Design APB_top, start of the top module:
module APB_top(input PCLK,
               input PRESETn,
               input Transfer,
               input Wr_Rd,
               input [4:0] Address,
               input [31:0] write_data,
               output [31:0] read_data);
    wire [4:0] PADDR;
    wire [31:0] PWDATA,PRDATA;
    wire PSELx,PENABLE,PWRITE,PREADY,PSLVERR;
    APB_master Design_master(Transfer,Wr_Rd,Address,write_data,read_data,PCLK,PRESETn,PREADY,PRDATA,PSLVERR,PADDR,PSELx,PENABLE,PWRITE,PWDATA);
    APB_slave Design_slave(PCLK,PRESETn,PADDR,PSELx,PENABLE,PWRITE,PWDATA,PREADY,PRDATA,PSLVERR);
endmodule
For scale: roughly 4300 cells after synthesis.
==> flow/config.mk <==
export PLATFORM = sky130hd
export DESIGN_NAME = APB_top
export DESIGN_NICKNAME = APB_top
export VERILOG_FILES = /design/flow/design.v
export SDC_FILE = /design/flow/constraint.sdc
export NUM_CORES = 4
export LEC_CHECK = 0
export ABC_AREA = 1
export CAP_MARGIN = 20
export CORE_MARGIN = 2
export CORE_UTILIZATION = 72
export CTS_CLUSTER_SIZE = 76
export SETUP_SLACK_MARGIN = -0.12
export SLEW_MARGIN = 20
==> flow/constraint.sdc <==
create_clock -name core_clock -period 2.19 [get_ports {PCLK}]
set_input_delay 0.4380 -clock core_clock [delete_from_list [all_inputs] [get_ports {PCLK}]]
set_output_delay 0.4380 -clock core_clock [all_outputs]
set_load 0.01 [all_outputs]
run.sh (not shown) runs the stock make flow with config.mk's settings and CLKGATE_MAP_FILE=.
The starting point ran to the end with violations: setup timing.
Then changed:
CTS_CLUSTER_SIZE = unset   (was 76)
PLACE_DENSITY_LB_ADDON = 0.02   (was unset)
SETUP_SLACK_MARGIN = 0.65   (was -0.12)
After rerunning: The changed run finished but failed the layout checks on setup timing; design area increases by 3.3%; global-route usage rises by 7.9 points; routed wire length increases by 30%; non-clock buffer count goes up by 104; maximum frequency goes down by 11%; total power came out higher by 8.5%; register-to-register slack loses 0.33 ns; clock power rose by about 4%; die size does not change; area after synthesis stays the same; first-iteration DRC count increases by 64%.

---

Setup of run 1:
The RTL this note starts from:
==> flow/design.v <==
module APB_master(input Transfer,               
                  input Wr_Rd,                  
                  input [4:0] Address,          
                  input [31:0] write_data,      
                  output reg [31:0] read_data,  
                  input PCLK,                   
                  input PRESETn,                
                  input PREADY,                 
                  input [31:0] PRDATA,          
                  input PSLVERR,                
                  output [4:0] PADDR,           
                  output PSELx,                 
                  output PENABLE,               
                  output PWRITE,                
                  output [31:0] PWDATA);        
    parameter IDLE = 2'b00, SETUP = 2'b01, ACCESS = 2'b10;
    (* fsm_encoding = "none" *) reg [1:0] ps;
    reg [1:0] ns;
    reg [4:0]  paddr_q;
    reg        pwrite_q;
    reg [31:0] pwdata_q;
    wire setup_open = PRESETn && Transfer && (ps == SETUP);
    always @(posedge PCLK) begin
        if (!PRESETn)
            ps <= IDLE;
        else
            ps <= ns;
    end
    always @(*) begin
        if (!PRESETn  || !Transfer)
            ns = IDLE;
        else
        begin
            case (ps)
                IDLE:    ns = SETUP;
                SETUP:   ns = PSLVERR ? IDLE : ACCESS;
                ACCESS:  ns = PSLVERR ? IDLE : (PREADY ? SETUP : ACCESS);
                default: ns = IDLE;
            endcase
        end
    end
    assign PSELx   = (ps == SETUP) || (ps == ACCESS);
    assign PENABLE = (ps == ACCESS);
    always @(posedge PCLK) begin
        if (setup_open) begin
            paddr_q  <= Address;
            pwrite_q <= Wr_Rd;
            if (Wr_Rd)
                pwdata_q <= write_data;
        end
    end
    assign PADDR  = setup_open ? Address : paddr_q;
    assign PWRITE = setup_open ? Wr_Rd   : pwrite_q;
    assign PWDATA = (setup_open && Wr_Rd) ? write_data : pwdata_q;
    always @(posedge PCLK) begin
        if (PRESETn && PSELx && PENABLE && PREADY && !PSLVERR && !PWRITE)
            read_data <= PRDATA;
    end
endmodule
module APB_slave(input PCLK,                
                 input PRESETn,             
                 input [4:0] PADDR,         
                 input PSELx,               
                 input PENABLE,             
                 input PWRITE,              
                 input [31:0]PWDATA,        
                 output PREADY,             
                 output [31:0] PRDATA,      
                 output PSLVERR);           
    reg [31:0] mem [0:31];  
    assign PREADY  = PRESETn && PSELx && PENABLE;
    assign PSLVERR = 1'b0;
    always @(posedge PCLK) begin
        if (PRESETn && PSELx && PENABLE && PWRITE)
            mem[PADDR] <= PWDATA;
    end
    assign PRDATA = mem[PADDR];
endmodule
module APB_top(input PCLK,
               input PRESETn,
               input Transfer,
               input Wr_Rd,
               input [4:0] Address,
               input [31:0] write_data,
               output [31:0] read_data);
    wire [4:0] PADDR;
    wire [31:0] PWDATA,PRDATA;
    wire PSELx,PENABLE,PWRITE,PREADY,PSLVERR;
    APB_master Design_master(Transfer,Wr_Rd,Address,write_data,read_data,PCLK,PRESETn,PREADY,PRDATA,PSLVERR,PADDR,PSELx,PENABLE,PWRITE,PWDATA);
    APB_slave Design_slave(PCLK,PRESETn,PADDR,PSELx,PENABLE,PWRITE,PWDATA,PREADY,PRDATA,PSLVERR);
endmodule
make LEC_CHECK=0 CAP_MARGIN=30 CORE_MARGIN=6 CORE_UTILIZATION=55 CTS_CLUSTER_SIZE=27 GPL_TIMING_DRIVEN=0 MAX_ROUTING_LAYER=met4 MIN_ROUTING_LAYER=met1 SLEW_MARGIN=40 TNS_END_PERCENT=30 finish   # period 3.01 ns
Status run 1: flow complete, layout not clean - negative setup slack
Changes in run 2 relative to run 1:
# run 1
export LEC_CHECK = 0
export CAP_MARGIN = 30
export CORE_MARGIN = 6
export CORE_UTILIZATION = 55
export CTS_CLUSTER_SIZE = 27
export GPL_TIMING_DRIVEN = 0
export MAX_ROUTING_LAYER = met4
export MIN_ROUTING_LAYER = met1
export SLEW_MARGIN = 40
export TNS_END_PERCENT = 30
create_clock -name core_clock -period 3.01 [get_ports {PCLK}]
# run 2
export LEC_CHECK = 0
export CAP_MARGIN = 20
export CORE_MARGIN = 2
export CORE_UTILIZATION = 72
export CTS_CLUSTER_SIZE = 15
export SLEW_MARGIN = 20
create_clock -name core_clock -period 1.89 [get_ports {PCLK}]
## What came out
From run 2 to run 1, post-synth area from yosys stat did not move at all.
Die boundary height: higher on run 1
NOTE count of cells resized by post-cts repair run 1->run 2 increased by more than 100%
Run 2 did not finish; the tool stopped in 5_1_grt with error ODB-0269.
The layout from run 1, despite a flow that completed every stage, fails the layout checks, with the failing checks listed as negative setup slack.
Reported for run 1 and run 2, count of buffers from port buffering turned out identical to the last digit.
Note that the number of buffers added for setup after CTS recorded for run 1 amounts to 0.56 times the value seen in run 2.
Delta (run 2 minus run 1): pre-CTS setup slack up 0.68 ns, die size down 0.023 mm2, half-perimeter wire length after placement down 18%, placer's final routability congestion estimate up 0.033.
Changes in run 3 relative to run 2:
# run 2
export LEC_CHECK = 0
export CAP_MARGIN = 20
export CORE_MARGIN = 2
export CORE_UTILIZATION = 72
export CTS_CLUSTER_SIZE = 15
export SLEW_MARGIN = 20
create_clock -name core_clock -period 1.89 [get_ports {PCLK}]
# run 3
export LEC_CHECK = 0
export CAP_MARGIN = 20
export CORE_MARGIN = 2
export CORE_UTILIZATION = 23
export PLACE_DENSITY = 0.6
export SLEW_MARGIN = 20
create_clock -name core_clock -period 3.94 [get_ports {PCLK}]
==> comparison <==
- Run 3 completed end to end with timing, DRC and antenna clean.
- There was hardly any difference in number of clock sinks seen by CTS between run 3 and run 2.
- Compared with run 2, in run 3 total placed instance area about even; yosys synthesis chip area about even; average footprint of a synthesized cell about even; post-synth tally of flip-flops with integrated enable about even; horizontal die dimension rose 76%.
- Worst setup slack after placement: run 3 better than run 2
- Diff run 2 -> run 3 | routability-driven placement congestion ratio | decrease of 0.099
Inputs modified between run 3 and run 4:
# run 3
export LEC_CHECK = 0
export CAP_MARGIN = 20
export CORE_MARGIN = 2
export CORE_UTILIZATION = 23
export PLACE_DENSITY = 0.6
export SLEW_MARGIN = 20
create_clock -name core_clock -period 3.94 [get_ports {PCLK}]
# run 4
export LEC_CHECK = 0
export CAP_MARGIN = 20
export CORE_MARGIN = 2
export CORE_UTILIZATION = 40
export PLACE_DENSITY = 0.6
export SLEW_MARGIN = 20
create_clock -name core_clock -period 5.0 [get_ports {PCLK}]
==> comparison <==
Run 4 | status: complete | timing, DRC, antenna: pass. Looking at total design power, run 4 sits 22% lower than run 3 does. Run 4 against run 3: worst setup slack increased 0.34 ns, total wire length lost about 8%, via count of the first global-routing pass roughly the same, area overhead of the layout relative to synthesis went down, worst hold slack went down by 0.024 ns. Between run 3 and run 4, cell count decreased. Area fraction in and, or, nand and nor cells after synthesis came out exactly the same in run 3 and run 4. Run 4 vs run 3, overall fraction of global-route tracks in use went up by 8.0 points. Summary — initial antenna violation count, run 4 relative to run 3: lower, by 2.
No activity file was given, so power comes from the tool's default toggle rates.
